==> flow/design.v <==
`timescale 1ns / 1ps
module ALU_microprocessor (
  input      [ 5:0]   alu_ctrl  ,
  input      [31:0]   in_1      ,
  input      [31:0]   in_2      ,
  input               alu_clk   ,
  output reg [31:0]   alu_rslt  ,
  output     [ 4:0]   alu_checks             
);
reg             N;                           
reg             Z;                           
reg             C;                           
reg             V;                           
reg             P;                           
always @(posedge alu_clk) begin
  case(alu_ctrl)
    5'd0 :  begin   
      {C,alu_rslt} = in_1 + in_2;            
      Z            = (alu_rslt==32'b0);
      N            = alu_rslt[31];
      V            = in_1[31]&&(in_2[31])&&(!alu_rslt[31]) || (!in_1[31])&&(!in_2[31])&&alu_rslt[31];
      P            = ^alu_rslt;
    end
    5'd1 :  begin   
      {C,alu_rslt} = in_1 + (-in_2);         
      C            = !C;
      Z            = (alu_rslt==32'b0);
      N            = alu_rslt[31];
      V            = in_1[31]&&(!in_2[31])&&(!alu_rslt[31]) || (!in_1[31])&&(in_2[31])&&alu_rslt[31];
      P            = ^alu_rslt;
    end
    5'd2 :  begin
      alu_rslt = in_1;                       
      Z        = (alu_rslt==32'b0);
      N        = alu_rslt[31];
      V        = 0;    
      C        = 0;
      P        = ^alu_rslt;
    end
     5'd3 :  begin
      alu_rslt = in_2;                       
      Z        = (alu_rslt==32'b0);
      N        = alu_rslt[31];
      V        = 0;    
      C        = 0;
      P        = ^alu_rslt;
    end
     5'd4 :  begin
      {C,alu_rslt} = in_1 + 1;               
      Z        = (alu_rslt==32'b0);
      N        = alu_rslt[31];
      V        = 0;
      P        = ^alu_rslt;    
    end
    5'd5 :  begin
      {C,alu_rslt} = in_2 + 1;               
      Z        = (alu_rslt==32'b0);
      N        = alu_rslt[31];
      V        = 0;   
      P        = ^alu_rslt; 
    end
    5'd6 :  begin
      alu_rslt = in_1 - 1;                   
      Z        = (alu_rslt==32'b0);
      N        = alu_rslt[31];
      V        = 0;    
      C        = alu_rslt[31];
      P        = ^alu_rslt;
    end
    5'd7 :  begin
      alu_rslt = in_2 - 1;                   
      Z        = (alu_rslt==32'b0);
      N        = alu_rslt[31];
      V        = 0;    
      C        = alu_rslt[31];
      P        = ^alu_rslt;
    end
    5'd8 :  begin   
      alu_rslt = in_1 & in_2;                
      Z        = (alu_rslt==32'b0);
      N        = alu_rslt[31];
      C        = 0;                          
      V        = 0;                          
      P        = ^alu_rslt;
    end
    5'd9 :  begin  
      alu_rslt = in_1 | in_2;                
      Z        = (alu_rslt==32'b0);
      N        = alu_rslt[31];
      V        = 0;                          
      C        = 0;                          
      P        = ^alu_rslt;
    end
    5'd10:  begin  
      alu_rslt = ~(in_1 & in_2);             
      Z        = (alu_rslt==32'b0);
      N        = alu_rslt[31];
      V        = 0;                          
      C        = 0;                          
      P        = ^alu_rslt;
    end
    5'd11:  begin  
      alu_rslt = ~(in_1 | in_2);             
      Z        = (alu_rslt==32'b0);
      N        = alu_rslt[31];
      V        = 0;                          
      C        = 0;                          
      P        = ^alu_rslt;
    end
    5'd12:  begin  
      alu_rslt = ~(in_1 ^ in_2);             
      Z        = (alu_rslt==32'b0);
      N        = alu_rslt[31];
      V        = 0;                          
      C        = 0;                          
      P        = ^alu_rslt;
    end
    5'd13:  begin  
      alu_rslt = in_1 ^ in_2;                
      Z        = (alu_rslt==32'b0);
      N        = alu_rslt[31];
      V        = 0;                          
      C        = 0;                          
      P        = ^alu_rslt;
    end
    5'd14:  begin  
      alu_rslt = ~in_1;                      
      Z        = (alu_rslt==32'b0);
      N        = alu_rslt[31];
      V        = 0;                          
      C        = 0;                          
      P        = ^alu_rslt;
    end
    5'd15:  begin  
      alu_rslt = ~in_2;                      
      Z        = (alu_rslt==32'b0);
      N        = alu_rslt[31];
      V        = 0;                          
      C        = 0;                          
      P        = ^alu_rslt;
    end
    5'd16:  begin
      alu_rslt = in_1 << 1;                  
      Z        = (alu_rslt==32'b0);
      N        = alu_rslt[31];
      V        = 0;                          
      C        = alu_rslt[31];
      P        = ^alu_rslt;
    end
    5'd17:  begin
      alu_rslt = in_2 << 1;                  
      Z        = (alu_rslt==32'b0);
      N        = alu_rslt[31];
      V        = 0;                          
      C        = alu_rslt[31];
      P        = ^alu_rslt;
    end
    5'd18:  begin
      alu_rslt = in_1 >> 1;                  
      Z        = (alu_rslt==32'b0);
      N        = alu_rslt[31];
      V        = 0;                          
      C        = alu_rslt[0];
      P        = ^alu_rslt;
    end
    5'd19:  begin
      alu_rslt = in_1 >> 1;                  
      Z        = (alu_rslt==32'b0);
      N        = alu_rslt[31];
      V        = 0;                          
      C        = alu_rslt[0];
      P        = ^alu_rslt;
    end
    5'd20:  begin
      alu_rslt = {in_1[30:0], in_1[31]};     
      Z        = (alu_rslt==32'b0);
      N        = 0;                          
      V        = 0;                          
      C        = 0;                          
      P        = ^alu_rslt;
    end
    5'd21:  begin
      alu_rslt = {in_2[30:0], in_2[31]};     
      Z        = (alu_rslt==32'b0);
      N        = 0;                          
      V        = 0;                          
      C        = 0;                          
      P        = ^alu_rslt;
    end
    5'd22:  begin
      alu_rslt = {in_1[0], in_1[31:1]};      
      Z        = (alu_rslt==32'b0);
      N        = 0;                          
      V        = 0;                          
      C        = 0;                          
      P        = ^alu_rslt;
    end
    5'd23:  begin
      alu_rslt = {in_2[0], in_2[31:1]};      
      Z        = (alu_rslt==32'b0);
      N        = 0;                          
      V        = 0;                          
      C        = 0;                          
      P        = ^alu_rslt;
    end
    default:  begin                          
      alu_rslt = 0; 
      {P,N,Z,C,V}= 5'b00100;                    
    end
  endcase  
end  
assign alu_checks = {P,V,Z,C,N};               
endmodule  
==> flow/run.sh <==
#!/bin/bash
# the make line also repeats each setting of config.mk as NAME=value (left out here)
make -C /OpenROAD-flow-scripts/flow DESIGN_CONFIG=/design/flow/config.mk WORK_HOME=/design/flow/orfs CLKGATE_MAP_FILE= finish
==> flow/config.mk <==
export PLATFORM = sky130hd
export DESIGN_NAME = ALU_microprocessor
export DESIGN_NICKNAME = ALU_microprocessor
export VERILOG_FILES = /design/flow/design.v
export SDC_FILE = /design/flow/constraint.sdc
export NUM_CORES = 4
export LEC_CHECK = 0
export ABC_AREA = 1
export CAP_MARGIN = 20
export CELL_PAD_IN_SITES_DETAIL_PLACEMENT = 0
export CELL_PAD_IN_SITES_GLOBAL_PLACEMENT = 3
export CORE_MARGIN = 3
export CORE_UTILIZATION = 26
export CTS_CLUSTER_SIZE = 93
export GPL_ROUTABILITY_DRIVEN = 0
export GPL_TIMING_DRIVEN = 0
export HOLD_SLACK_MARGIN = 0.22
export MAX_ROUTING_LAYER = met4
export SLEW_MARGIN = 20
export TNS_END_PERCENT = 80
==> flow/constraint.sdc <==
create_clock -name core_clock -period 12.1 [get_ports {alu_clk}]
set_input_delay 2.4200 -clock core_clock [delete_from_list [all_inputs] [get_ports {alu_clk}]]
set_output_delay 2.4200 -clock core_clock [all_outputs]
set_load 0.01 [all_outputs]
==> Changelog: implementation, run 1 <==
### Physical design

- Combinational Power: 0.00160 W
- Routed len/inst: 32.0 um
- Tool warnings: 233
- Main synth FF type: dfxtp_1
- Worst Setup EP: P
- Switch share: 62.1%
- CP delay by family, top: simple AND/OR/NAND/NOR gates
- Worst setup path category: input pin to flop
- Post-DP Area: 0.0246 mm2
- Crit path DAT: 9.22 ns
- Fin crit period: 9.02 ns
- Maximum vdd drop: 93.1 uV
- Total track usage: 35.5%
- Cell mode on critical path: nand2_1
- Die Size: 0.0885 mm2
- Cts hold-fix bufs: 0
- Synth Area in XOR/XNOR: 11.1%
- Yosys warns: 1
- Max-slew violations: 0
- Crit. End Element: flop
- Setup TNS: 0 ns
- Largest net degree at the start of global routing: 13
- Root Buffer: clkbuf_16
- Vias in the first global route: 26400
- Pwr dens: 76.6 mW/mm2
- Hold_sp: in_2[31]
- Routed vias/inst: 5.50
- Total setup buffers inserted after CTS: 0
- Critical path depth: 27
- Switching power: 0.00118 W
- Iteration count of the initial detailed-routing pass: 5
- Clock H-tree levels: 2
- Max-cap check violation count: 0
- Worst Path Buf+Inv: 3
- IO Port Bufs: 107
- Synth Cell Area: 0.0221 mm2
- Slew headroom: 19.1%
- Top comb family, area: simple AND/OR/NAND/NOR gates
- WL final: 159 mm
- Int Power: 0.000719 W
- Tcrit/Tclk final: 74.5%
- Reg clk slew, reported paths: 0.08 ns
- Final ANT Viol Nets: 0
- Synth-to-layout area growth: 12.0%
- Total power: 0.00190 W
- Top-count cell post-synth: nand2_1
- Post-synth cell types: 59
- P_seq: 0.000142 W
- Cell accounting for the most synthesized area: ha_1
- Synthesized registers: 37
- Final HPWL DP: 138 mm
- Syn Area/Cell: 5.93 um2
- Worst hold-check path type: input pin to flop
- Post-synth seq share: 3.35%
- Final nets: 4350
- Main power group: combinational cells
- Final WS setup: 3.08 ns
- Chip Area, Yosys: 0.0221 mm2
- First-pass GRT wire length: 213 mm
- Die Width: 298 um
- Final Cell Area: 0.0248 mm2
- Worst-Margin Slew: 1.21 ns
- Post-cts resize count: 0
- Initial drt markers: 2879
- Largest type area fraction: 24.7%
- Syn Inst Count: 3726
- Hold path depth: 6
- Seq pwr share: 7.5%
- Fp util: 26.3%
- CP peak stage delay: 0.93 ns
- Core Area: 0.0840 mm2
- Setup slack at placement: 2.85 ns
- Status: timing/DRC/antenna clean
- Die Ht: 298 um
- Hold Vio Cnt, Final: 0
- Simple Share, Synth: 39.3%
- CTS tree: done
- Power in the clock group: 0.000159 W
- Slowest cell on crit path: clkdlybuf4s50_1
- # Cells Yosys: 3726
- LEAKAGE: 12.3 nW
- Number of enable flip-flop cells: 0
- Peak Freq: 111 MHz
- Num CTS Buffers: 5
- Post-synth mux share: 0%
- Combinational power share: 84.1%
- Clk pwr share: 8.4%
- Yosys adder share: 24.9%
- Final setup fails: 0
- Antenna violations before repair: 8
- Post-synth ARST share: 0%
- Commonest cells in the netlist: nand2_1, inv_1, ha_1
- Syn Nets: 4236
- RSZ-0062 raised after global routing: no
- Routed via count: 27400
- Worst EP required: 12.30 ns
- Min-Delay Endpoint: N
- Largest buffer count on any clock path: 2
- DRC: 0
- CP Launch Type: input pin
- Post-synth area hogs: ha_1, nand2_1, inv_1
- CTS sink cnt: 37
- Aoi share: 11.3%
- Core Rows: 106
- Critical Path Source: in_2[6]
- Final hold slack: 3.17 ns
- I/O pins: 108
- Fillers: 9656
- Gr ovfl total: 0
- Crit Path Max Fanout: 10
-- metal layers --
layer / GRT usage (%) / routed length, um
met1: 43.8 / 67300
met2: 57.5 / 72700
met4: 17.8 / 9350
met3: 3.81 / 9910
met5: - / 0
-- metrics by stage --
stage,util (%),std cells
finish,29.5,4980
global route,29.5,4978
CTS,29.5,4975
detailed placement,29.3,4967
global placement,29.3,4967
floorplan,-,3726
-- final cells by class --
class	instances	area, um2	share of cell area (%)
multi-input cells	3143	19200	77.4
diodes	5	12.5	0.0506
clock inverters	3	17.5	0.0708
flip-flops and latches	37	741	2.99
clock buffers	5	125	0.506
well taps	1134	1420	5.73
inverters	473	1780	7.18
plain buffers	73	420	1.70
repair buffers	107	1070	4.33
==> inputs of run 2 (changes only) <==
ABC_AREA = not set   (was 1)
CELL_PAD_IN_SITES_DETAIL_PLACEMENT = not set   (was 0)
CELL_PAD_IN_SITES_GLOBAL_PLACEMENT = not set   (was 3)
CORE_ASPECT_RATIO = 1.73   (was not set)
CORE_MARGIN = 2   (was 3)
CORE_UTILIZATION = 63   (was 26)
CTS_CLUSTER_DIAMETER = 27   (was not set)
CTS_CLUSTER_SIZE = 40   (was 93)
GPL_ROUTABILITY_DRIVEN = not set   (was 0)
GPL_TIMING_DRIVEN = not set   (was 0)
HOLD_SLACK_MARGIN = not set   (was 0.22)
SETUP_SLACK_MARGIN = 1.15   (was not set)
TNS_END_PERCENT = not set   (was 80)
clock period = 6.03 ns   (was 12.1 ns; I/O delays follow)
==> Changelog: implementation, run 2 <==
### Metrics

- Status: stopped before the end
- Failing step: global routing
- Tool error: [ERROR GRT-0116] Global routing finished with congestion. Check the congestion regions in the DRC Viewer.
- Syn Nets: 2852
- Yosys warns: 1
- # Cells Yosys: 2342
- Inst Count DP: 2908
- Cell accounting for the most synthesized area: ha_1
- CTS sink cnt: 37
- RePlAce Congestion: 1.30
- Yosys adder share: 30.5%
- Chip Area, Yosys: 0.0181 mm2
- Total track usage: 76.2%
- Num CTS Buffers: 5
- Largest buffer count on any clock path: 2
- Clock H-tree levels: 2
- Final HPWL DP: 76.3 mm
- Aoi share: 20.7%
- Die Ht: 227 um
- I/O pins: 108
- Synth Area in XOR/XNOR: 20.0%
- Core Rows: 81
- Post-synth seq share: 4.10%
- Main synth FF type: dfxtp_1
- Post-synth cell types: 95
- Die Width: 133 um
- Commonest cells in the netlist: ha_1, xnor2_1, inv_1
- Post-synth area hogs: ha_1, xnor2_1, dfxtp_1
- Post-DP Area: 0.0207 mm2
- Post-synth mux share: 1.55%
- Top-count cell post-synth: ha_1
- Post-synth ARST share: 0%
- Synth Cell Area: 0.0181 mm2
- Fp util: 63.9%
- Largest type area fraction: 30.3%
- Root Buffer: clkbuf_16
- Top comb family, area: adder cells
- Cts hold-fix bufs: 0
- Number of enable flip-flop cells: 0
- Syn Area/Cell: 7.71 um2
- Synthesized registers: 37
- Core Area: 0.0283 mm2
- Die Size: 0.0301 mm2
- Gr ovfl total: 478
- Syn Inst Count: 2342
- Simple Share, Synth: 16.3%
- IO Port Bufs: 107
run 2: what timing repair did:
action                                  in CTS
hold endpoints to repair                     0
endpoints found under the setup margin       3
gates resized                              227
pin swaps                                   65
buffers inserted                            55
run 2: routing by layer:
metal  GRT usage [%]  overflow
met1            75.2         4
met2            95.4       287
met3            51.1        12
met4            77.6       175
met5               -         -
run 2: stage by stage:
| step | worst slack [ns] | power, W |
|---|---|---|
| 2_1_floorplan | 0.980 | 0.00227 |
| 3_3_place_gp | -0.0192 | 0.00325 |
| 3_5_place_dp | -0.0580 | 0.00329 |
| 4_1_cts | 0.966 | 0.00382 |
==> inputs of run 3 (changes only) <==
CORE_ASPECT_RATIO = not set   (was 1.73)
CORE_UTILIZATION = 72   (was 63)
CTS_CLUSTER_DIAMETER = 396   (was 27)
CTS_CLUSTER_SIZE = 97   (was 40)
MAX_ROUTING_LAYER = not set   (was met4)
PLACE_DENSITY = 0.86   (was not set)
SETUP_SLACK_MARGIN = not set   (was 1.15)
TNS_END_PERCENT = 10   (was not set)
clock period = 5.33 ns   (was 6.03 ns; I/O delays follow)
==> Changelog: implementation, run 3 <==
### Metrics

- Simple Share, Synth: 16.3%
- Commonest cells in the netlist: ha_1, xnor2_1, inv_1
- Clock H-tree levels: 2
- Top-count cell post-synth: ha_1
- # Cells Yosys: 2342
- Main synth FF type: dfxtp_1
- Fp util: 73.8%
- Status: stopped before the end
- Synthesized registers: 37
- Cell accounting for the most synthesized area: ha_1
- Post-synth ARST share: 0%
- Root Buffer: clkbuf_16
- Gr ovfl total: 63
- Die Width: 162 um
- Top comb family, area: adder cells
- Post-DP Area: 0.0219 mm2
- Total track usage: 74.7%
- Post-synth seq share: 4.10%
- Synth Area in XOR/XNOR: 20.0%
- Setup slack at placement: -0.584 ns
- Num CTS Buffers: 5
- Die Ht: 162 um
- Syn Inst Count: 2342
- Final HPWL DP: 74.8 mm
- Die Size: 0.0264 mm2
- Aoi share: 20.7%
- Failing step: global routing
- Largest buffer count on any clock path: 2
- Core Rows: 57
- Tool error: [ERROR GRT-0116] Global routing finished with congestion. Check the congestion regions in the DRC Viewer.
- Yosys adder share: 30.5%
- I/O pins: 108
- Post-synth area hogs: ha_1, xnor2_1, dfxtp_1
- Post-synth mux share: 1.55%
- Post-synth cell types: 95
- IO Port Bufs: 107
- Number of enable flip-flop cells: 0
- Syn Area/Cell: 7.71 um2
- Core Area: 0.0245 mm2
- CTS sink cnt: 37
- Cts hold-fix bufs: 0
- Inst Count DP: 3036
- Chip Area, Yosys: 0.0181 mm2
- Syn Nets: 2852
- RePlAce Congestion: 1.30
- Yosys warns: 1
- Synth Cell Area: 0.0181 mm2
- Largest type area fraction: 30.3%
[run 3: through the flow]
step,TNS [ns],hold slack (ns)
floorplan,0,1.20
global placement,-0.304,1.80
detailed placement,-0.851,1.80
CTS,0,1.57
[run 3: what timing repair did]
item                       in CTS
pin swaps                      26
setup buffers                   4
gates resized                  30
setup endpoints to repair       2
[run 3: routing by layer]
layer	overflow	GRT usage, %
met4	29	74.5
met1	0	75.0
met2	31	92.0
met5	0	35.2
met3	3	56.8
==> inputs of run 4 (changes only) <==
CORE_UTILIZATION = 66   (was 72)
CTS_CLUSTER_DIAMETER = 28   (was 396)
CTS_CLUSTER_SIZE = not set   (was 97)
PLACE_DENSITY = not set   (was 0.86)
SETUP_SLACK_MARGIN = 0.02   (was not set)
TNS_END_PERCENT = 5   (was 10)
clock period = 5.11 ns   (was 5.33 ns; I/O delays follow)
==> Changelog: implementation, run 4 <==
### Metrics

- Total track usage: 72.6%
- Largest buffer count on any clock path: 2
- Syn Nets: 2852
- Synthesized registers: 37
- I/O pins: 108
- Die Ht: 169 um
- Syn Area/Cell: 7.71 um2
- Yosys adder share: 30.5%
- Post-synth mux share: 1.55%
- Die Width: 169 um
- Cts hold-fix bufs: 0
- Post-DP Area: 0.0227 mm2
- RePlAce Congestion: 1.28
- Post-synth area hogs: ha_1, xnor2_1, dfxtp_1
- IO Port Bufs: 107
- Status: stopped before the end
- Clock H-tree levels: 2
- Aoi share: 20.7%
- Tool error: [ERROR GRT-0232] Routing congestion too high. Check the congestion heatmap in the GUI.
- Synth Cell Area: 0.0181 mm2
- Chip Area, Yosys: 0.0181 mm2
- Post-synth seq share: 4.10%
- Post-synth cell types: 95
- Final HPWL DP: 74.5 mm
- Root Buffer: clkbuf_16
- Cell accounting for the most synthesized area: ha_1
- Yosys warns: 1
- Num CTS Buffers: 5
- # Cells Yosys: 2342
- Die Size: 0.0287 mm2
- Main synth FF type: dfxtp_1
- Syn Inst Count: 2342
- Top-count cell post-synth: ha_1
- Commonest cells in the netlist: ha_1, xnor2_1, inv_1
- CTS sink cnt: 37
- Core Rows: 60
- Fp util: 67.2%
- Core Area: 0.0269 mm2
- Largest type area fraction: 30.3%
- Number of enable flip-flop cells: 0
- Top comb family, area: adder cells
- Failing step: global routing
- Synth Area in XOR/XNOR: 20.0%
- Post-synth ARST share: 0%
- Simple Share, Synth: 16.3%
- Gr ovfl total: 7
[run 4: what timing repair did]
item                                    CTS
hold endpoints to repair                  0
resized                                  72
setup buffers                             5
endpoints found under the setup margin    2
pin swaps                                22
[run 4: through the flow]
step	setup WS (ns)	power [W]	std cells	hold slack (ns)	utilization, %
3_5_place_dp	-0.705	0.00414	3148	1.76	84.4
4_1_cts	0.0215	0.00462	3161	1.09	86.0
2_1_floorplan	0.0426	0.00267	2342	1.16	-
3_3_place_gp	-0.587	0.00405	3148	1.76	84.4
[run 4: metal layers]
layer  GRT usage, %  overflow
met1           74.0         0
met2           90.2         4
met3           55.7         0
met4           67.9         3
met5           32.2         0
==> inputs of run 5 (changes only) <==
ABC_AREA = 1   (was not set)
CORE_ASPECT_RATIO = 1.56   (was not set)
CORE_UTILIZATION = 72   (was 66)
CTS_CLUSTER_DIAMETER = 371   (was 28)
CTS_CLUSTER_SIZE = 99   (was not set)
PLACE_DENSITY = 0.35   (was not set)
SETUP_SLACK_MARGIN = 0.25   (was 0.02)
clock period = 4.43 ns   (was 5.11 ns; I/O delays follow)
==> Changelog: implementation, run 5 <==
### Metrics

- Post-synth cell types: 59
- Yosys warns: 1
- Aoi share: 11.3%
- Die Size: 0.0321 mm2
- Die Ht: 223 um
- Synth Cell Area: 0.0221 mm2
- Largest type area fraction: 24.7%
- Simple Share, Synth: 39.3%
- Synthesized registers: 37
- Commonest cells in the netlist: nand2_1, inv_1, ha_1
- Fp util: 72.6%
- Failing step: clock tree synthesis
- I/O pins: 108
- Syn Area/Cell: 5.93 um2
- Post-synth seq share: 3.35%
- RePlAce Congestion: 1.47
- Cell accounting for the most synthesized area: ha_1
- Post-synth ARST share: 0%
- Setup slack at placement: -0.689 ns
- IO Port Bufs: 107
- Die Width: 144 um
- Syn Nets: 4236
- # Cells Yosys: 3726
- Top comb family, area: simple AND/OR/NAND/NOR gates
- Syn Inst Count: 3726
- Final HPWL DP: 115 mm
- Yosys adder share: 24.9%
- Status: stopped before the end
- Main synth FF type: dfxtp_1
- Chip Area, Yosys: 0.0221 mm2
- Synth Area in XOR/XNOR: 11.1%
- Number of enable flip-flop cells: 0
- Core Rows: 80
- Core Area: 0.0304 mm2
- Post-synth mux share: 0%
- Post-synth area hogs: ha_1, nand2_1, inv_1
- Top-count cell post-synth: nand2_1
- Tool error: [ERROR DPL-0038] Utilization greater than 100%, impossible to legalize
-- run 5: stage by stage --
step           total power (W)  instances  setup TNS [ns]  cell area [um2]  utilization (%)
2_1_floorplan          0.00303       3726               0            22100                -
3_3_place_gp           0.00478       4901          -0.705            28800             94.5
3_5_place_dp           0.00513       4901           -1.06            28800             94.5
==> inputs of run 6 (changes only) <==
ABC_AREA = not set   (was 1)
CAP_MARGIN = 40   (was 20)
CORE_ASPECT_RATIO = not set   (was 1.56)
CTS_CLUSTER_DIAMETER = 99   (was 371)
CTS_CLUSTER_SIZE = 57   (was 99)
PLACE_DENSITY = 0.65   (was 0.35)
SETUP_SLACK_MARGIN = 0.45   (was 0.25)
SLEW_MARGIN = 35   (was 20)
TNS_END_PERCENT = not set   (was 5)
clock period = 3.59 ns   (was 4.43 ns; I/O delays follow)
==> Changelog: implementation, run 6 <==
### Metrics

- Status: stopped before the end
- Failing step: detailed placement
- Tool error: [ERROR DPL-0038] Utilization greater than 100%, impossible to legalize
- Synthesized registers: 37
- Largest type area fraction: 30.3%
- Chip Area, Yosys: 0.0181 mm2
- Top-count cell post-synth: ha_1
- Core Area: 0.0245 mm2
- IO Port Bufs: 107
- I/O pins: 108
- Number of enable flip-flop cells: 0
- Top comb family, area: adder cells
- Main synth FF type: dfxtp_1
- Die Size: 0.0264 mm2
- Post-synth mux share: 1.55%
- Post-synth seq share: 4.10%
- Synth Area in XOR/XNOR: 20.0%
- Fp util: 73.8%
- Die Ht: 162 um
- Simple Share, Synth: 16.3%
- Post-synth area hogs: ha_1, xnor2_1, dfxtp_1
- Syn Area/Cell: 7.71 um2
- Post-synth cell types: 95
- Yosys adder share: 30.5%
- Commonest cells in the netlist: ha_1, xnor2_1, inv_1
- Post-synth ARST share: 0%
- RePlAce Congestion: 1.36
- Die Width: 162 um
- Syn Inst Count: 2342
- # Cells Yosys: 2342
- Yosys warns: 1
- Synth Cell Area: 0.0181 mm2
- Aoi share: 20.7%
- Core Rows: 57
- Cell accounting for the most synthesized area: ha_1
- Syn Nets: 2852
==> run 6: per-stage QoR <==
step | setup slack, ns | setup TNS [ns]
after global placement | -1.76 | -16.32
after floorplan | -0.971 | -1.30
==> inputs of run 7 (changes only) <==
CORE_UTILIZATION = 48   (was 72)
CTS_CLUSTER_DIAMETER = 197   (was 99)
CTS_CLUSTER_SIZE = 99   (was 57)
GPL_ROUTABILITY_DRIVEN = 0   (was not set)
HOLD_SLACK_MARGIN = 0.27   (was not set)
PLACE_DENSITY = 0.37   (was 0.65)
SETUP_SLACK_MARGIN = -0.65   (was 0.45)
SLEW_MARGIN = 20   (was 35)
TNS_END_PERCENT = 10   (was not set)
clock period = 7.0 ns   (was 3.59 ns; I/O delays follow)
==> Changelog: implementation, run 7 <==
### Physical design

- Syn Inst Count: 2342
- DRC: 0
- P_seq: 0.000248 W
- Syn Nets: 2852
- Max-slew violations: 0
- Setup TNS: 0 ns
- Min-Delay Endpoint: P
- Critical path depth: 20
- LEAKAGE: 8.61 nW
- Post-synth seq share: 4.10%
- Critical Path Source: in_1[0]
- Clk pwr share: 9.7%
- Num CTS Buffers: 5
- WL final: 94.5 mm
- Total setup buffers inserted after CTS: 0
- Post-DP Area: 0.0202 mm2
- Post-synth cell types: 95
- Routed via count: 20100
- Cts hold-fix bufs: 0
- Main power group: combinational cells
- Slew headroom: 34.0%
- Met2 WL: 37.8 mm
- Flop area: 741 um2
- Worst EP required: 7.22 ns
- Switch share: 53.1%
- Synth Area in XOR/XNOR: 20.0%
- Yosys warns: 1
- Clock H-tree levels: 2
- Fillers: 3715
- Switching power: 0.00172 W
- Post-synth area hogs: ha_1, xnor2_1, dfxtp_1
- Fp util: 48.4%
- Crit. End Element: flop
- Combinational Power: 0.00267 W
- Hold Vio Cnt, Final: 0
- Total track usage: 47.4%
- Final ANT Viol Nets: 0
- Fin crit period: 6.54 ns
- Worst Path Buf+Inv: 1
- Crit path DAT: 6.76 ns
- Synth Cell Area: 0.0181 mm2
- Status: timing/DRC/antenna clean
- Largest type area fraction: 30.3%
- Gr ovfl total: 0
- Ordered list of cells on the worst path: clkdlybuf4s50_1, ha_1, fa_1, a221oi_2, o211ai_1, a221oi_2, o21ai_2, o31ai_4, a41o_1, o21ai_0, xnor2_1, ha_1, xnor2_1, xnor2_1, xnor2_1, xnor2_1, a32oi_1, o21ai_0, nor4_1, o211ai_2
- Final hold slack: 1.73 ns
- Seq pwr share: 7.7%
- Maximum vdd drop: 169 uV
- RSZ-0062 raised after global routing: no
- M1 WL: 35.4 mm
- Power in the clock group: 0.000313 W
- Combinational power share: 82.6%
- Crit Path Max Fanout: 6
- Logic cell area: 0.0161 mm2
- CTS tree: done
- # Cells Yosys: 2342
- First-pass GRT wire length: 132 mm
- I/O pins: 108
- Worst Setup EP: P
- Vias in the first global route: 19100
- Tool warnings: 233
- Initial drt markers: 3320
- Post-synth mux share: 1.55%
- Top comb family, area: adder cells
- Peak Freq: 153 MHz
- Tcrit/Tclk final: 93.4%
- Largest net degree at the start of global routing: 37
- Root Buffer: clkbuf_16
- Cell accounting for the most synthesized area: ha_1
- Post-synth ARST share: 0%
- CP Launch Type: input pin
- Die Ht: 198 um
- Yosys adder share: 30.5%
- Die Width: 198 um
- Hold path depth: 4
- Synth-to-layout area growth: 13.2%
- Simple Share, Synth: 16.3%
- Iteration count of the initial detailed-routing pass: 17
- Chip Area, Yosys: 0.0181 mm2
- Routed len/inst: 32.0 um
- Synthesized registers: 37
- Pwr dens: 158 mW/mm2
- Routed vias/inst: 6.82
- Top-count cell post-synth: ha_1
- Final HPWL DP: 78.0 mm
- Max-cap check violation count: 0
- Worst hold-check path type: input pin to flop
- Post-cts resize count: 0
- CP delay by family, top: AND-OR/OR-AND gates
- Slowest cell on crit path: fa_1
- CP peak stage delay: 0.51 ns
- Largest buffer count on any clock path: 2
- Reg clk slew, reported paths: 0.10 ns
- Antenna violations before repair: 7
- Hold_sp: alu_ctrl[0]
- Final Cell Area: 0.0204 mm2
- Core Rows: 71
- Metal3 WL: 13.6 mm
- Commonest cells in the netlist: ha_1, xnor2_1, inv_1
- Main synth FF type: dfxtp_1
- Cell mode on critical path: xnor2_1
- Die Size: 0.0392 mm2
- CTS sink cnt: 37
- Int Power: 0.00152 W
- Final nets: 2980
- Worst-Margin Slew: 0.982 ns
- Number of enable flip-flop cells: 0
- Highest routed layer: met5
- Worst setup path category: input pin to flop
- Core Area: 0.0373 mm2
- Final setup fails: 0
- IO Port Bufs: 107
- Syn Area/Cell: 7.71 um2
- Aoi share: 20.7%
run 7: per-stage QoR:
stage                     std cells  utilization, %  power, W  setup WS (ns)
final                          2949            54.8   0.00323          0.460
after global routing           2945            54.7   0.00335         0.0416
after CTS                      2942            54.7   0.00313          0.567
after detailed placement       2934            54.2   0.00281          0.209
after global placement         2931            54.2   0.00280          0.273
after floorplan                2342               -   0.00195           1.28
run 7: cell type report:
| class | instances | share of cell area [%] |
|---|---|---|
| diodes | 4 | 0.0490 |
| flip-flops and latches | 37 | 3.62 |
| clock inverters | 2 | 0.184 |
| clock buffers | 6 | 0.680 |
| well taps | 474 | 2.90 |
| inverters | 186 | 3.42 |
| multi-input cells | 1996 | 79.0 |
| repair buffers | 244 | 10.2 |
run 7: per-layer routing:
layer | vias to the layer above | global-route usage, %
met5 | - | 0.894
met4 | 8 | 30.8
met3 | 374 | 18.9
met2 | 1575 | 69.0
met1 | 9483 | 57.4
li1 | 8677 | -
==> inputs of run 8 (changes only) <==
ABC_AREA = 1   (was not set)
CAP_MARGIN = 20   (was 40)
CELL_PAD_IN_SITES_DETAIL_PLACEMENT = 2   (was not set)
CORE_UTILIZATION = 41   (was 48)
CTS_CLUSTER_DIAMETER = not set   (was 197)
CTS_CLUSTER_SIZE = 46   (was 99)
GPL_ROUTABILITY_DRIVEN = not set   (was 0)
GPL_TIMING_DRIVEN = 0   (was not set)
HOLD_SLACK_MARGIN = not set   (was 0.27)
MAX_ROUTING_LAYER = met5   (was not set)
PLACE_DENSITY = 0.38   (was 0.37)
SETUP_SLACK_MARGIN = 3.09   (was -0.65)
TNS_END_PERCENT = 20   (was 10)
clock period = 12.0 ns   (was 7.0 ns; I/O delays follow)
==> Changelog: implementation, run 8 <==
### Metrics

- Status: stopped before the end
- Failing step: detailed placement
- Tool error: [ERROR DPL-0033] detailed placement checks failed during check placement.
- Top comb family, area: simple AND/OR/NAND/NOR gates
- # Cells Yosys: 3726
- Syn Area/Cell: 5.93 um2
- Largest type area fraction: 24.7%
- Commonest cells in the netlist: nand2_1, inv_1, ha_1
- Core Rows: 85
- Synth Area in XOR/XNOR: 11.1%
- IO Port Bufs: 107
- Fp util: 41.2%
- Number of enable flip-flop cells: 0
- Yosys adder share: 24.9%
- Syn Nets: 4236
- Post-synth mux share: 0%
- Chip Area, Yosys: 0.0221 mm2
- Die Ht: 236 um
- Core Area: 0.0536 mm2
- Post-synth cell types: 59
- Synth Cell Area: 0.0221 mm2
- Main synth FF type: dfxtp_1
- Post-synth ARST share: 0%
- Synthesized registers: 37
- Post-synth seq share: 3.35%
- Simple Share, Synth: 39.3%
- Aoi share: 11.3%
- Syn Inst Count: 3726
- Cell accounting for the most synthesized area: ha_1
- Yosys warns: 1
- Die Width: 236 um
- Die Size: 0.0558 mm2
- Post-synth area hogs: ha_1, nand2_1, inv_1
- I/O pins: 108
- RePlAce Congestion: 1.15
- Top-count cell post-synth: nand2_1
## run 8: per-stage QoR
stage	cell area (um2)	hold WS, ns	power, W	std cells	worst slack [ns]
after global placement	24000	3.14	0.00160	4529	3.77
after floorplan	22100	2.54	0.00112	3726	6.55
==> inputs of run 9 (changes only) <==
ABC_AREA = not set   (was 1)
CELL_PAD_IN_SITES_DETAIL_PLACEMENT = not set   (was 2)
CORE_UTILIZATION = 71   (was 41)
CTS_CLUSTER_DIAMETER = 367   (was not set)
CTS_CLUSTER_SIZE = 37   (was 46)
GPL_TIMING_DRIVEN = not set   (was 0)
MAX_ROUTING_LAYER = not set   (was met5)
PLACE_DENSITY = not set   (was 0.38)
SETUP_SLACK_MARGIN = -0.32   (was 3.09)
TNS_END_PERCENT = 70   (was 20)
clock period = 5.13 ns   (was 12.0 ns; I/O delays follow)
==> Changelog: implementation, run 9 <==
### Metrics

- Clock H-tree levels: 2
- Top comb family, area: adder cells
- Gr ovfl total: 55
- Setup slack at placement: -0.701 ns
- Simple Share, Synth: 16.3%
- Commonest cells in the netlist: ha_1, xnor2_1, inv_1
- Root Buffer: clkbuf_16
- Total track usage: 76.3%
- Largest buffer count on any clock path: 2
- Failing step: global routing
- CTS sink cnt: 37
- Yosys warns: 1
- Cell accounting for the most synthesized area: ha_1
- Aoi share: 20.7%
- Largest type area fraction: 30.3%
- Post-synth seq share: 4.10%
- Post-DP Area: 0.0227 mm2
- Post-synth mux share: 1.55%
- Yosys adder share: 30.5%
- Core Rows: 58
- Post-synth area hogs: ha_1, xnor2_1, dfxtp_1
- Final HPWL DP: 77.0 mm
- Status: stopped before the end
- Top-count cell post-synth: ha_1
- Die Width: 163 um
- Synth Cell Area: 0.0181 mm2
- I/O pins: 108
- Tool error: [ERROR GRT-0116] Global routing finished with congestion. Check the congestion regions in the DRC Viewer.
- Post-synth ARST share: 0%
- Main synth FF type: dfxtp_1
- Fp util: 71.9%
- Syn Area/Cell: 7.71 um2
- Syn Inst Count: 2342
- Num CTS Buffers: 5
- Post-synth cell types: 95
- Chip Area, Yosys: 0.0181 mm2
- Cts hold-fix bufs: 0
- Syn Nets: 2852
- Synth Area in XOR/XNOR: 20.0%
- Die Ht: 163 um
- # Cells Yosys: 2342
- Die Size: 0.0267 mm2
- Inst Count DP: 3142
- RePlAce Congestion: 1.33
- Synthesized registers: 37
- Number of enable flip-flop cells: 0
- IO Port Bufs: 107
- Core Area: 0.0251 mm2
run 9: per-stage QoR:
stage	total power, W	hold slack, ns
floorplan	0.00266	1.16
global placement	0.00404	1.57
detailed placement	0.00421	1.55
CTS	0.00464	1.22
run 9: timing repair:
item                                    CTS
resized                                   6
pin swaps                                 5
endpoints found under the setup margin    1
buffers inserted                          1
gates cloned                              0
run 9: routing by layer:
| metal | track usage, % | GRT overflow |
|---|---|---|
| met4 | 76.0 | 22 |
| met1 | 75.3 | 0 |
| met2 | 92.8 | 30 |
| met3 | 60.5 | 3 |
| met5 | 44.7 | 0 |
==> inputs of run 10 (changes only) <==
CORE_UTILIZATION = 56   (was 71)
CTS_CLUSTER_DIAMETER = 27   (was 367)
CTS_CLUSTER_SIZE = not set   (was 37)
SETUP_SLACK_MARGIN = 1.15   (was -0.32)
TNS_END_PERCENT = not set   (was 70)
clock period = 7.0 ns   (was 5.13 ns; I/O delays follow)
==> Changelog: implementation, run 10 <==
### Physical design

- Worst-Margin Slew: 1.32 ns
- Largest type area fraction: 30.3%
- Antenna violations before repair: 7
- Final nets: 3000
- Top comb family, area: adder cells
- Setup TNS: 0 ns
- RSZ-0062 raised after global routing: no
- Root Buffer: clkbuf_16
- Vias in the first global route: 19800
- DRC: 0
- Final ANT Viol Nets: 0
- Post-DP Area: 0.0200 mm2
- Post-synth mux share: 1.55%
- Tcrit/Tclk final: 85.8%
- P_seq: 0.000247 W
- Synth-to-layout area growth: 16.5%
- Post-synth area hogs: ha_1, xnor2_1, dfxtp_1
- Final HPWL DP: 74.6 mm
- Tool warnings: 233
- Max-cap check violation count: 0
- Yosys adder share: 30.5%
- First-pass GRT wire length: 129 mm
- Ordered list of cells on the worst path: clkdlybuf4s50_1, or3b_1, nor3_2, buf_4, a222oi_1, o21ai_0, a2111oi_0, o221ai_1, nor3_1, o221ai_1
- Slowest cell on crit path: clkdlybuf4s50_1
- IO Port Bufs: 107
- Commonest cells in the netlist: ha_1, xnor2_1, inv_1
- Main power group: combinational cells
- Switch share: 53.3%
- Main synth FF type: dfxtp_1
- CP peak stage delay: 1.03 ns
- Syn Nets: 2852
- Final hold slack: 1.63 ns
- Critical path depth: 10
- Clk pwr share: 9.5%
- # Cells Yosys: 2342
- Min-Delay Endpoint: alu_rslt[1]
- Seq pwr share: 7.2%
- LEAKAGE: 8.82 nW
- Die Ht: 184 um
- Cell accounting for the most synthesized area: ha_1
- Combinational power share: 83.3%
- Aoi share: 20.7%
- Hold path depth: 4
- Routed len/inst: 32.1 um
- Initial drt markers: 4127
- Chip Area, Yosys: 0.0181 mm2
- Core Rows: 65
- Fp util: 57.1%
- Post-synth cell types: 95
- Worst setup path category: input pin to flop
- Num CTS Buffers: 5
- WL final: 93.1 mm
- CP Launch Type: input pin
- CP delay by family, top: AND-OR/OR-AND gates
- RePlAce Congestion: 1.15
- Peak Freq: 167 MHz
- Fin crit period: 6.00 ns
- Final Cell Area: 0.0210 mm2
- Final setup fails: 0
- Combinational Power: 0.00284 W
- Largest buffer count on any clock path: 2
- Total power: 0.00341 W
- Synthesized registers: 37
- Maximum vdd drop: 223 uV
- Post-synth ARST share: 0%
- Synth Cell Area: 0.0181 mm2
- Pwr dens: 162 mW/mm2
- Iteration count of the initial detailed-routing pass: 13
- Switching power: 0.00181 W
- Crit Path Max Fanout: 10
- Syn Inst Count: 2342
- Syn Area/Cell: 7.71 um2
- Hold_sp: in_2[0]
- Die Size: 0.0337 mm2
- Hold Vio Cnt, Final: 0
- Power in the clock group: 0.000322 W
- Setup slack at placement: 0.268 ns
- Worst EP required: 7.14 ns
- Worst Setup EP: alu_rslt[25]
- CTS tree: done
- Top-count cell post-synth: ha_1
- Critical Path Source: alu_ctrl[5]
- Synth Area in XOR/XNOR: 20.0%
- Max-slew violations: 0
- Largest net degree at the start of global routing: 39
- Post-synth seq share: 4.10%
- Cell mode on critical path: o221ai_1
- Worst Path Buf+Inv: 2
- Gr ovfl total: 0
- CTS sink cnt: 37
- Simple Share, Synth: 16.3%
- Final WS setup: 0.996 ns
- Clock H-tree levels: 2
- I/O pins: 108
- Reg clk slew, reported paths: 0.09 ns
- Total track usage: 52.9%
- Die Width: 184 um
- Status: timing/DRC/antenna clean
- Yosys warns: 1
- Number of enable flip-flop cells: 0
- Routed via count: 21200
- Crit path DAT: 6.14 ns
- Core Area: 0.0316 mm2
- Int Power: 0.00159 W
- Slew headroom: 11.7%
- Crit. End Element: flop
- Worst hold-check path type: input pin to flop
- Routed vias/inst: 7.31
-- run 10: layer usage --
metal | global-route usage [%] | part of all wire, %
met4 | 38.1 | 10
met5 | 0 | 0.14
met1 | 62.1 | 34
met2 | 74.5 | 38
met3 | 25.7 | 17
-- run 10: cell type report --
cell class / instances / area [um2]
multi-input cells: 1996 / 16600
fillers: 2733 / 10600
repair buffers: 264 / 2260
flip-flops and latches: 37 / 741
inverters: 186 / 734
well taps: 402 / 503
clock buffers: 6 / 139
clock inverters: 2 / 37.5
diodes: 4 / 10.0
-- run 10: through the flow --
stage | instances | util [%]
after floorplan | 2342 | -
after global placement | 2849 | 63.4
after detailed placement | 2849 | 63.4
after CTS | 2866 | 64.5
after global routing | 2895 | 66.5
final | 2897 | 66.5
-- run 10: timing repair --
| action | in CTS | in global routing |
|---|---|---|
| pin swaps | 9 | 34 |
| gates cloned | 0 | 0 |
| buffers inserted | 9 | 27 |
| setup endpoints to repair | 2 | 2 |
| gates resized | 34 | 101 |
| hold buffers | 0 | 0 |
==> inputs of run 11 (changes only) <==
ABC_AREA = 0   (was not set)
CORE_UTILIZATION = 61   (was 56)
CTS_CLUSTER_DIAMETER = 40   (was 27)
CTS_CLUSTER_SIZE = 53   (was not set)
SETUP_SLACK_MARGIN = 1.59   (was 1.15)
TNS_END_PERCENT = 60   (was not set)
clock period = 5.43 ns   (was 7.0 ns; I/O delays follow)
==> Changelog: implementation, run 11 <==
### Physical design

- Fp util: 62.4%
- Routed vias/inst: 7.14
- Chip Area, Yosys: 0.0181 mm2
- WL final: 94.0 mm
- Top comb family, area: adder cells
- Core Rows: 62
- Post-DP Area: 0.0220 mm2
- Critical Path Source: in_1[0]
- Die Width: 176 um
- # Cells Yosys: 2342
- Worst EP required: 5.64 ns
- First-pass GRT wire length: 131 mm
- Slowest cell on crit path: fa_2
- Final setup fails: 0
- Pwr dens: 195 mW/mm2
- Synthesized registers: 37
- Post-synth cell types: 95
- Number of enable flip-flop cells: 0
- Hold Vio Cnt, Final: 0
- Post-synth seq share: 4.10%
- Combinational Power: 0.00396 W
- Max-slew violations: 0
- Post-synth ARST share: 0%
- Main power group: combinational cells
- Initial drt markers: 4826
- Post-synth area hogs: ha_1, xnor2_1, dfxtp_1
- IO Port Bufs: 107
- Synth Cell Area: 0.0181 mm2
- Worst-Margin Slew: 1.03 ns
- Min-Delay Endpoint: alu_rslt[3]
- Final ANT Viol Nets: 0
- Combinational power share: 84.9%
- Logic cell area: 0.0173 mm2
- Worst Setup EP: P
- CP Launch Type: input pin
- Clock H-tree levels: 2
- Root Buffer: clkbuf_16
- Iteration count of the initial detailed-routing pass: 29
- Syn Area/Cell: 7.71 um2
- CP delay by family, top: AND-OR/OR-AND gates
- Fin crit period: 5.03 ns
- Tool warnings: 236
- RSZ-0062 raised after global routing: yes
- DRC: 0
- Routed via count: 22500
- Antenna violations before repair: 6
- Tcrit/Tclk final: 92.6%
- P_seq: 0.000316 W
- Cell accounting for the most synthesized area: ha_1
- CTS sink cnt: 37
- Largest buffer count on any clock path: 2
- Worst Path Buf+Inv: 2
- Hold_sp: in_2[4]
- Synth Area in XOR/XNOR: 20.0%
- CP peak stage delay: 0.36 ns
- Reg clk slew, reported paths: 0.09 ns
- Total track usage: 57.3%
- I/O pins: 108
- Ordered list of cells on the worst path: buf_12, ha_4, fa_2, a221oi_4, o211ai_1, a221oi_2, o21ai_2, o31ai_4, buf_4, nand2_2, nand2_1, nand2_1, xnor2_1, ha_1, xnor2_2, xnor2_1, xnor2_1, xnor2_1, a32oi_1, o21ai_1, nor4_2, o211ai_2
- Core Area: 0.0289 mm2
- Main synth FF type: dfxtp_1
- Crit path DAT: 5.25 ns
- Routed len/inst: 29.8 um
- Worst hold-check path type: input pin to flop
- Clk pwr share: 8.3%
- Peak Freq: 199 MHz
- Switch share: 50.8%
- Largest net degree at the start of global routing: 37
- Num CTS Buffers: 5
- Die Ht: 176 um
- Cell mode on critical path: xnor2_1
- Final nets: 3271
- Setup TNS: 0 ns
- Status: timing/DRC/antenna clean
- Hold path depth: 4
- Simple Share, Synth: 16.3%
- Yosys warns: 1
- RePlAce Congestion: 1.25
- Crit Path Max Fanout: 3
- Aoi share: 20.7%
- Worst setup path category: input pin to flop
- Seq pwr share: 6.8%
- Critical path depth: 22
- Synth-to-layout area growth: 32.1%
- Top-count cell post-synth: ha_1
- Slew headroom: 31.6%
- Gr ovfl total: 0
- Max-cap check violation count: 0
- CTS tree: done
- Vias in the first global route: 21300
- Crit. End Element: flop
- Syn Nets: 2852
- Yosys adder share: 30.5%
- Die Size: 0.0310 mm2
- Fillers: 1905
- Maximum vdd drop: 223 uV
- Flop area: 741 um2
- Syn Inst Count: 2342
- LEAKAGE: 10.3 nW
- Commonest cells in the netlist: ha_1, xnor2_1, inv_1
- Final HPWL DP: 73.0 mm
- Int Power: 0.00229 W
- Power in the clock group: 0.000387 W
- Post-synth mux share: 1.55%
- Final Cell Area: 0.0238 mm2
- Switching power: 0.00237 W
- Largest type area fraction: 30.3%
## run 11: routing by layer
| metal | wire (um) | GRT usage, % | up-vias |
|---|---|---|---|
| met3 | 16800 | 30.4 | 788 |
| met4 | 10300 | 43.3 | 16 |
| met5 | 324 | 5.77 | - |
| li1 | - | - | 9266 |
| met1 | 30900 | 64.3 | 10200 |
| met2 | 35700 | 81.0 | 2252 |
## run 11: final cells by class
cell class,count,share of cell area [%]
tap,384,2.01
clock inverter,3,0.194
inverter,186,3.11
antenna,3,0.0315
sequential,37,3.11
clock buffer,5,0.525
timing repair buffer,535,18.5
multi-input combinational,1996,72.6
## run 11: timing repair
item	CTS	global route
resized	318	114
setup buffers	51	16
hold buffers	0	0
pin swaps	96	70
setup endpoints to repair	32	29
## run 11: per-stage QoR
step | utilization, % | setup slack, ns | hold slack (ns) | cells | power (W)
floorplan | - | 0.500 | 1.22 | 2342 | 0.00252
global placement | 75.9 | -0.204 | 1.82 | 3071 | 0.00370
detailed placement | 75.9 | -0.286 | 1.82 | 3071 | 0.00376
CTS | 80.9 | 0.574 | 1.16 | 3130 | 0.00433
global route | 82.4 | 0.342 | 1.18 | 3148 | 0.00475
finish | 82.4 | 0.400 | 1.17 | 3149 | 0.00466
==> inputs of run 12 (changes only) <==
ABC_AREA = not set   (was 0)
CORE_UTILIZATION = 71   (was 61)
CTS_CLUSTER_DIAMETER = 367   (was 40)
CTS_CLUSTER_SIZE = 37   (was 53)
HOLD_SLACK_MARGIN = 0.29   (was not set)
SETUP_SLACK_MARGIN = -0.32   (was 1.59)
TNS_END_PERCENT = 70   (was 60)
clock period = 4.87 ns   (was 5.43 ns; I/O delays follow)
==> Changelog: implementation, run 12 <==
### Metrics

- Cts hold-fix bufs: 0
- Root Buffer: clkbuf_16
- Post-synth mux share: 1.55%
- Syn Area/Cell: 7.71 um2
- RePlAce Congestion: 1.32
- Yosys adder share: 30.5%
- Core Rows: 58
- Largest type area fraction: 30.3%
- Number of enable flip-flop cells: 0
- Main synth FF type: dfxtp_1
- Chip Area, Yosys: 0.0181 mm2
- Syn Inst Count: 2342
- Num CTS Buffers: 5
- Post-synth area hogs: ha_1, xnor2_1, dfxtp_1
- Aoi share: 20.7%
- # Cells Yosys: 2342
- Gr ovfl total: 792
- Status: stopped before the end
- Die Size: 0.0267 mm2
- Post-synth ARST share: 0%
- Tool error: [ERROR GRT-0116] Global routing finished with congestion. Check the congestion regions in the DRC Viewer.
- Fp util: 71.9%
- Total track usage: 92.6%
- I/O pins: 108
- Die Ht: 163 um
- Post-synth seq share: 4.10%
- Yosys warns: 1
- Synthesized registers: 37
- Cell accounting for the most synthesized area: ha_1
- CTS sink cnt: 37
- Die Width: 163 um
- Commonest cells in the netlist: ha_1, xnor2_1, inv_1
- Syn Nets: 2852
- Clock H-tree levels: 2
- Final HPWL DP: 79.1 mm
- Simple Share, Synth: 16.3%
- Largest buffer count on any clock path: 2
- Failing step: global routing
- Top comb family, area: adder cells
- Top-count cell post-synth: ha_1
- Synth Area in XOR/XNOR: 20.0%
- IO Port Bufs: 107
- Synth Cell Area: 0.0181 mm2
- Post-synth cell types: 95
- Core Area: 0.0251 mm2
-- run 12: what timing repair did --
item | in CTS
pin swaps | 28
setup endpoints to repair | 2
buffers inserted | 10
gates resized | 59
-- run 12: per-stage QoR --
step / setup TNS [ns] / instance area (um2) / cells / setup slack (ns) / hold WS, ns
floorplan: -0.283 / 18100 / 2342 / -0.283 / 1.11
global placement: -1.31 / 23300 / 3216 / -0.832 / 1.71
detailed placement: -1.56 / 23300 / 3216 / -0.973 / 1.71
CTS: -0.394 / 23700 / 3233 / -0.318 / 1.27
-- run 12: layer usage --
| metal | GRT usage, % | overflow |
|---|---|---|
| met5 | 70.1 | 10 |
| met4 | 96.7 | 220 |
| met3 | 82.9 | 52 |
| met2 | 107 | 480 |
| met1 | 87.2 | 30 |
==> inputs of run 13 (changes only) <==
CORE_UTILIZATION = 59   (was 71)
CTS_CLUSTER_DIAMETER = 27   (was 367)
CTS_CLUSTER_SIZE = not set   (was 37)
HOLD_SLACK_MARGIN = -0.08   (was 0.29)
SETUP_SLACK_MARGIN = 1.37   (was -0.32)
TNS_END_PERCENT = 5   (was 70)
clock period = 5.44 ns   (was 4.87 ns; I/O delays follow)
==> Changelog: implementation, run 13 <==
### Physical design

- Status: timing/DRC/antenna clean
- Syn Inst Count: 2342
- Largest net degree at the start of global routing: 51
- Die Ht: 179 um
- DRC: 0
- CTS sink cnt: 37
- Routed vias/inst: 7.26
- Chip Area, Yosys: 0.0181 mm2
- Antenna violations before repair: 4
- Post-synth mux share: 1.55%
- Inst Count DP: 3107
- Routing usage on met1: 65.8%
- Pwr dens: 198 mW/mm2
- Final ANT Viol Nets: 0
- CP Launch Type: input pin
- Routed len/inst: 30.9 um
- Seq pwr share: 6.9%
- Switching power: 0.00241 W
- Vias in the first global route: 21400
- First-pass GRT wire length: 135 mm
- Largest type area fraction: 30.3%
- Syn Nets: 2852
- Slowest cell on crit path: fa_2
- Yosys adder share: 30.5%
- Clock H-tree levels: 2
- Root Buffer: clkbuf_16
- Max-cap check violation count: 0
- Fp util: 59.5%
- Switch share: 52.2%
- Worst Path Buf+Inv: 2
- Worst EP required: 5.67 ns
- CTS tree: done
- Iteration count of the initial detailed-routing pass: 17
- Final HPWL DP: 76.6 mm
- Slew headroom: 25.6%
- Initial drt markers: 4823
- Crit Path Max Fanout: 3
- Tool warnings: 236
- Post-synth area hogs: ha_1, xnor2_1, dfxtp_1
- Power in the clock group: 0.000351 W
- Worst setup path category: input pin to flop
- Post-synth ARST share: 0%
- Crit. End Element: flop
- Tcrit/Tclk final: 93.2%
- Int Power: 0.00221 W
- Synth Cell Area: 0.0181 mm2
- Cts hold-fix bufs: 0
- Crit path DAT: 5.30 ns
- WL final: 97.6 mm
- Worst hold-check path type: input pin to flop
- Critical Path Source: in_2[0]
- Combinational power share: 85.5%
- RePlAce Congestion: 1.18
- Peak Freq: 197 MHz
- Syn Area/Cell: 7.71 um2
- Hold_sp: in_1[0]
- Worst-Margin Slew: 1.11 ns
- I/O pins: 108
- Num CTS Buffers: 5
- P_seq: 0.000318 W
- Ordered list of cells on the worst path: buf_6, ha_4, fa_2, a221oi_4, o211ai_1, a221oi_2, o21ai_2, buf_4, a21oi_2, o21ai_0, xnor2_1, ha_1, xnor2_1, xnor2_1, xnor2_1, xnor2_1, a32oi_1, o21ai_1, nor4_2, o211ai_2
- Main power group: combinational cells
- CP delay by family, top: AND-OR/OR-AND gates
- Synth Area in XOR/XNOR: 20.0%
- Min-Delay Endpoint: alu_rslt[1]
- Critical path depth: 20
- Worst Setup EP: P
- Clk pwr share: 7.6%
- Global route hottest layer: met2
- Aoi share: 20.7%
- Final setup fails: 0
- Final nets: 3263
- Global Route met2 Usage: 82.1%
- CP peak stage delay: 0.46 ns
- Core Area: 0.0303 mm2
- Top-count cell post-synth: ha_1
- RSZ-0062 raised after global routing: yes
- Simple Share, Synth: 16.3%
- Die Size: 0.0320 mm2
- Hold path depth: 4
- Hold Vio Cnt, Final: 0
- Top comb family, area: adder cells
- Cell accounting for the most synthesized area: ha_1
- Cell mode on critical path: xnor2_1
- Largest buffer count on any clock path: 2
- Max-slew violations: 0
- Combinational Power: 0.00395 W
- Non-filler cells, final: 3153
- Met3 GRT Util: 30.6%
- Die Width: 179 um
- IO Port Bufs: 107
- Maximum vdd drop: 224 uV
- Yosys warns: 1
- Post-synth seq share: 4.10%
- Final core occ: 76.8%
- Total track usage: 58.5%
- Synth-to-layout area growth: 29.1%
- Routed via count: 22900
- Gr ovfl total: 0
- # Cells Yosys: 2342
- Synthesized registers: 37
- Main synth FF type: dfxtp_1
- Post-synth cell types: 95
- Fin crit period: 5.07 ns
- Core Rows: 64
- Reg clk slew, reported paths: 0.10 ns
- Number of enable flip-flop cells: 0
- LEAKAGE: 10.2 nW
- Commonest cells in the netlist: ha_1, xnor2_1, inv_1
## run 13: timing repair
action | 4_1_cts | 5_1_grt
setup endpoints to repair | 22 | 28
resized | 186 | 88
setup buffers | 24 | 11
endpoints found under the hold margin | 0 | 0
pin swaps | 60 | 46
## run 13: stage by stage
step	TNS, ns	hold slack [ns]	total power, W	instance area, um2	setup slack [ns]
3_3_place_gp	-0.120	1.82	0.00379	22100	-0.120
6_report	0	1.15	0.00461	23300	0.369
4_1_cts	0	1.15	0.00428	23000	0.569
2_1_floorplan	0	1.23	0.00252	18200	0.508
5_1_grt	0	1.19	0.00472	23300	0.155
3_5_place_dp	-0.328	1.82	0.00383	22100	-0.328
## run 13: layout make-up
cell class / count / area [um2]
Clock inverter: 3 / 21.3
Inverter: 186 / 731
Clock buffer: 5 / 125
Tap cell: 396 / 495
Fill cell: 2239 / 7040
Multi-Input combinational cell: 1996 / 16900
Sequential cell: 37 / 741
Timing Repair Buffer: 527 / 4320
Antenna cell: 3 / 7.51
## run 13: metal layers
layer | vias to the layer above | share of wire (%)
met5 | - | 0.28
li1 | 9259 | -
met4 | 12 | 11
met2 | 2310 | 38
met1 | 10400 | 33
met3 | 881 | 17
==> inputs of run 14 (changes only) <==
ABC_AREA = 0   (was not set)
CORE_UTILIZATION = 70   (was 59)
CTS_CLUSTER_DIAMETER = 40   (was 27)
CTS_CLUSTER_SIZE = 53   (was not set)
HOLD_SLACK_MARGIN = not set   (was -0.08)
SETUP_SLACK_MARGIN = 0.64   (was 1.37)
TNS_END_PERCENT = 60   (was 5)
clock period = 5.48 ns   (was 5.44 ns; I/O delays follow)
==> Changelog: implementation, run 14 <==
### Metrics

- Post-synth ARST share: 0%
- Core Area: 0.0253 mm2
- Largest buffer count on any clock path: 2
- Root Buffer: clkbuf_16
- Post-DP Area: 0.0214 mm2
- Post-synth seq share: 4.10%
- Yosys adder share: 30.5%
- Largest type area fraction: 30.3%
- # Cells Yosys: 2342
- Top-count cell post-synth: ha_1
- Synthesized registers: 37
- Commonest cells in the netlist: ha_1, xnor2_1, inv_1
- Chip Area, Yosys: 0.0181 mm2
- Die Size: 0.0271 mm2
- Die Ht: 165 um
- Syn Inst Count: 2342
- RePlAce Congestion: 1.27
- Fp util: 71.5%
- Number of enable flip-flop cells: 0
- Die Width: 165 um
- Status: stopped before the end
- Aoi share: 20.7%
- Syn Nets: 2852
- Core Rows: 58
- CTS sink cnt: 37
- Synth Area in XOR/XNOR: 20.0%
- Post-synth cell types: 95
- Tool error: [ERROR GRT-0116] Global routing finished with congestion. Check the congestion regions in the DRC Viewer.
- Total track usage: 81.0%
- IO Port Bufs: 107
- Synth Cell Area: 0.0181 mm2
- Syn Area/Cell: 7.71 um2
- Cell accounting for the most synthesized area: ha_1
- Clock H-tree levels: 2
- Post-synth area hogs: ha_1, xnor2_1, dfxtp_1
- Main synth FF type: dfxtp_1
- Yosys warns: 1
- Inst Count DP: 2957
- Failing step: global routing
- Num CTS Buffers: 5
- Simple Share, Synth: 16.3%
- Cts hold-fix bufs: 0
- Setup slack at placement: -0.249 ns
- Post-synth mux share: 1.55%
- Top comb family, area: adder cells
- I/O pins: 108
- Final HPWL DP: 71.0 mm
- Gr ovfl total: 109
run 14: routing by layer:
metal  overflow  track usage (%)
met3          3             69.2
met2         55             94.2
met4         45             76.8
met1          6             81.0
met5          0             58.5
run 14: what timing repair did:
action                                  CTS
pin swaps                                75
endpoints found under the setup margin    2
setup buffers                            43
resized                                 231
endpoints found under the hold margin     0
run 14: metrics by stage:
stage	util [%]	setup TNS, ns
global placement	84.8	-0.0705
detailed placement	84.8	-0.249
CTS	89.4	0
floorplan	-	0
==> inputs of run 15 (changes only) <==
ABC_AREA = not set   (was 0)
CORE_UTILIZATION = 19   (was 70)
CTS_CLUSTER_DIAMETER = not set   (was 40)
CTS_CLUSTER_SIZE = not set   (was 53)
SETUP_SLACK_MARGIN = not set   (was 0.64)
TNS_END_PERCENT = not set   (was 60)
clock period = 8.77 ns   (was 5.48 ns; I/O delays follow)
==> Changelog: implementation, run 15 <==
### Physical design

- Max-cap check violation count: 0
- Top comb family, area: adder cells
- # Cells Yosys: 2342
- Tool warnings: 231
- Fp util: 19.1%
- Fin crit period: 7.38 ns
- Hold path depth: 4
- Maximum vdd drop: 93.0 uV
- Routed len/inst: 30.6 um
- Largest net degree at the start of global routing: 35
- Worst setup path category: input pin to flop
- Final ANT Viol Nets: 0
- Worst hold-check path type: input pin to flop
- Setup slack at placement: 1.24 ns
- Reg clk slew, reported paths: 0.09 ns
- Syn Inst Count: 2342
- Switch share: 54.3%
- Pwr dens: 124 mW/mm2
- Routed vias/inst: 5.49
- Post-DP Area: 0.0208 mm2
- Initial drt markers: 3331
- Cell mode on critical path: xnor2_1
- Critical Path Source: in_1[2]
- Post-synth seq share: 4.10%
- Cts hold-fix bufs: 0
- Fillers: 10500
- Worst Setup EP: P
- Largest type area fraction: 30.3%
- Syn Area/Cell: 7.71 um2
- Min-Delay Endpoint: alu_rslt[7]
- Antenna violations before repair: 9
- Final HPWL DP: 92.4 mm
- Final Cell Area: 0.0209 mm2
- Synth Area in XOR/XNOR: 20.0%
- Crit. End Element: flop
- Iteration count of the initial detailed-routing pass: 8
- Yosys warns: 1
- Synthesized registers: 37
- CTS sink cnt: 37
- Critical path depth: 21
- Gr ovfl total: 0
- Main power group: combinational cells
- Yosys adder share: 30.5%
- Largest buffer count on any clock path: 2
- Max-slew violations: 0
- Clock H-tree levels: 2
- Simple Share, Synth: 16.3%
- Slew headroom: 11.8%
- WL final: 113 mm
- Hold Vio Cnt, Final: 0
- Commonest cells in the netlist: ha_1, xnor2_1, inv_1
- RePlAce Congestion: 1.07
- Routed via count: 20200
- Tcrit/Tclk final: 84.1%
- Core Rows: 113
- Core Area: 0.0946 mm2
- Post-synth cell types: 95
- Post-synth mux share: 1.55%
- LEAKAGE: 8.31 nW
- Syn Nets: 2852
- Post-synth area hogs: ha_1, xnor2_1, dfxtp_1
- Number of enable flip-flop cells: 0
- Synth-to-layout area growth: 16.0%
- P_seq: 0.000198 W
- CTS tree: done
- Power in the clock group: 0.000241 W
- Seq pwr share: 7.6%
- Die Ht: 312 um
- CP Launch Type: input pin
- Status: timing/DRC/antenna clean
- Setup TNS: 0 ns
- Vias in the first global route: 19000
- CP peak stage delay: 0.84 ns
- Peak Freq: 136 MHz
- Root Buffer: clkbuf_16
- Post-synth ARST share: 0%
- DRC: 0
- Clk pwr share: 9.3%
- Crit path DAT: 7.59 ns
- Die Size: 0.0975 mm2
- First-pass GRT wire length: 153 mm
- Cell accounting for the most synthesized area: ha_1
- Worst Path Buf+Inv: 2
- RSZ-0062 raised after global routing: no
- Aoi share: 20.7%
- Top-count cell post-synth: ha_1
- Worst-Margin Slew: 1.31 ns
- Num CTS Buffers: 5
- Combinational power share: 83.1%
- CP delay by family, top: AND-OR/OR-AND gates
- Final WS setup: 1.39 ns
- I/O pins: 108
- Int Power: 0.00119 W
- Total track usage: 22.2%
- Final hold slack: 2.27 ns
- Combinational Power: 0.00216 W
- Final setup fails: 0
- Synth Cell Area: 0.0181 mm2
- Chip Area, Yosys: 0.0181 mm2
- Final nets: 2914
- Die Width: 312 um
- Total setup buffers inserted after CTS: 0
- Ordered list of cells on the worst path: clkdlybuf4s50_1, inv_1, ha_1, ha_1, a221oi_2, o211ai_1, a221oi_2, o21ai_2, o31ai_4, a41o_1, o21ai_0, xnor2_1, ha_1, xnor2_1, xnor2_1, xnor2_1, xnor2_1, a32oi_1, o21ai_0, nor4_1, o211ai_2
- Hold_sp: alu_ctrl[1]
- IO Port Bufs: 107
- Crit Path Max Fanout: 11
- Main synth FF type: dfxtp_1
- Post-cts resize count: 0
- Slowest cell on crit path: clkdlybuf4s50_1
- Switching power: 0.00141 W
- Worst EP required: 8.98 ns
-- run 15: final cells by class --
| class | count | area (um2) | area share (%) |
|---|---|---|---|
| antenna | 4 | 10.0 | 0.0478 |
| clock buffer | 5 | 125 | 0.597 |
| clock inverter | 3 | 43.8 | 0.209 |
| inverter | 186 | 698 | 3.33 |
| multi-input combinational | 1996 | 16200 | 77.1 |
| sequential | 37 | 741 | 3.54 |
| tap | 1265 | 1580 | 7.56 |
| timing repair buffer | 178 | 1590 | 7.61 |
-- run 15: routing by layer --
metal,part of all wire [%],track usage (%),vias to the layer above
met5,0.011,0,-
met4,7.8,14.7,2
met3,10,4.26,320
met2,41,32.6,1513
met1,41,29.4,9772
li1,-,-,8545
-- run 15: per-stage QoR --
stage	total power, W	instances	util (%)
6_report	0.00260	3674	22.1
3_5_place_dp	0.00229	3662	22.0
5_1_grt	0.00271	3672	22.1
3_3_place_gp	0.00230	3662	21.9
2_1_floorplan	0.00156	2342	-
4_1_cts	0.00256	3670	22.1
Power is estimated from default activity; no workload was simulated.
